// hopselection
module hopselection(
clk_6M, rstz, p_033us,
regi_isMaster,
ps_pagerespTO,
fk_page,
scancase,
m_half_tslot_p,
connsnewslave, connsnewmaster,
txbit_period, rxbit_period,
fkset_p,   
psackfhs, pagetxfhs, pagetmp, pagerxackfhs ,
corre_threshold,
psrxfhs_succ_p,
psrxfhs,
pstxid,
m_tslot_p, ms_tslot_p,
ps_N_incr_p,
pageAB_2Npage_count, 
Atrain,
regi_interlace_offset, regi_page_k_nudge,
regi_AFH_mode,
regi_AFH_N, regi_AFH_channel_map,
ps, gips, is, giis, page, inquiry, mpr, spr, ir, conns,
prs_clock_frozen, prm_clock_frozen,
CLK, CLKE, CLKN, BD_ADDR,
counter_isFHS,
fk,
fk_chg_p, fk_chg_p_ff,
fk_pstxid
);
make LEC_CHECK=0 CAP_MARGIN=20 CORE_MARGIN=2 CORE_UTILIZATION=40 PLACE_DENSITY=0.6 SLEW_MARGIN=20 finish   # period 25.0 ns
run.sh (not shown) runs the stock make flow with config.mk's settings and CLKGATE_MAP_FILE=.
==> next run, changes <==
CORE_ASPECT_RATIO = 0.5   (was unset)
CORE_UTILIZATION = 59   (was 40)
CTS_CLUSTER_DIAMETER = 270   (was unset)
CTS_CLUSTER_SIZE = 45   (was unset)
PLACE_DENSITY = 0.57   (was 0.6)
SETUP_SLACK_MARGIN = -1.01   (was unset)
TNS_END_PERCENT = 15   (was unset)
Synthesized area is unchanged.
Global-route usage grows by 7.4 points.
Power goes down by 0.77%.
Via count decreases by 0.61%.
Design area is lower by 1.2%.
Count of clock-buffer cells in the layout fell by 6.
Non-clock buffer count is unchanged.
==> next run, changes <==
CORE_ASPECT_RATIO = unset   (was 0.5)
CORE_UTILIZATION = 45   (was 59)
CTS_CLUSTER_DIAMETER = 328   (was 270)
CTS_CLUSTER_SIZE = 100   (was 45)
PLACE_DENSITY = unset   (was 0.57)
PLACE_DENSITY_LB_ADDON = 0.3   (was unset)
SETUP_SLACK_MARGIN = -1.11   (was -1.01)
TNS_END_PERCENT = unset   (was 15)
Outcome:
- routed wire length climbs by about 4.4%
- final area climbs by 0.64%
- total power drops by about 0.65%
- global-route usage drops by 5.8 points
- count of clock-buffer cells in the layout climbs by 3
- sequential share of layout area drops by 0.13 points
- clock power drops by about 3%
==> next run, changes <==
CORE_UTILIZATION = 40   (was 45)
CTS_CLUSTER_DIAMETER = unset   (was 328)
CTS_CLUSTER_SIZE = 83   (was 100)
PLACE_DENSITY = 0.85   (was unset)
PLACE_DENSITY_LB_ADDON = unset   (was 0.3)
SETUP_SLACK_MARGIN = unset   (was -1.11)
After rerunning: Worst hold slack hardly moves; setup slack gets worse by 0.71 ns; routed wire length is higher by 6.8%; first-iteration DRC count increases by 36%; cell area rises by 0.38%; sequential share of layout area barely changes; combinational power stays flat.
==> next run, changes <==
CORE_MARGIN = 7   (was 2)
CORE_UTILIZATION = 45   (was 40)
CTS_CLUSTER_DIAMETER = 328   (was unset)
CTS_CLUSTER_SIZE = 100   (was 83)
PLACE_DENSITY = 0.35   (was 0.85)
Global-route usage increases by 0.26 points; cell area decreases by about 0.4%; critical path depth decreases by 7; die area decreases by about 1.9%; non-clock buffer count increases by 1; worst setup slack gains 0.56 ns; synthesized area stays the same; sequential cell count stays the same; power decreases by 0.70%; combinational power stays flat; register-to-register slack loses 0.14 ns.
==> next run, changes <==
ABC_AREA = 0   (was unset)
CORE_MARGIN = 2   (was 7)
CORE_UTILIZATION = 70   (was 45)
CTS_CLUSTER_DIAMETER = unset   (was 328)
CTS_CLUSTER_SIZE = unset   (was 100)
GPL_ROUTABILITY_DRIVEN = 1   (was unset)
MAX_ROUTING_LAYER = met4   (was unset)
PLACE_DENSITY = 0.6   (was 0.35)
SLEW_MARGIN = 25   (was 20)
TNS_END_PERCENT = 100   (was unset)
After rerunning: The new run produced a clean layout; final area shrinks by 1.2%; worst hold slack improves by 0.018 ns; routed wire length shrinks by 2.0%; power grows by 2.4%; utilization grows by 29 points; clock-buffer cell count shrinks by 2; setup slack degrades by 0.40 ns.
Power figures rest on the tool's default switching activity, not on a simulated workload.
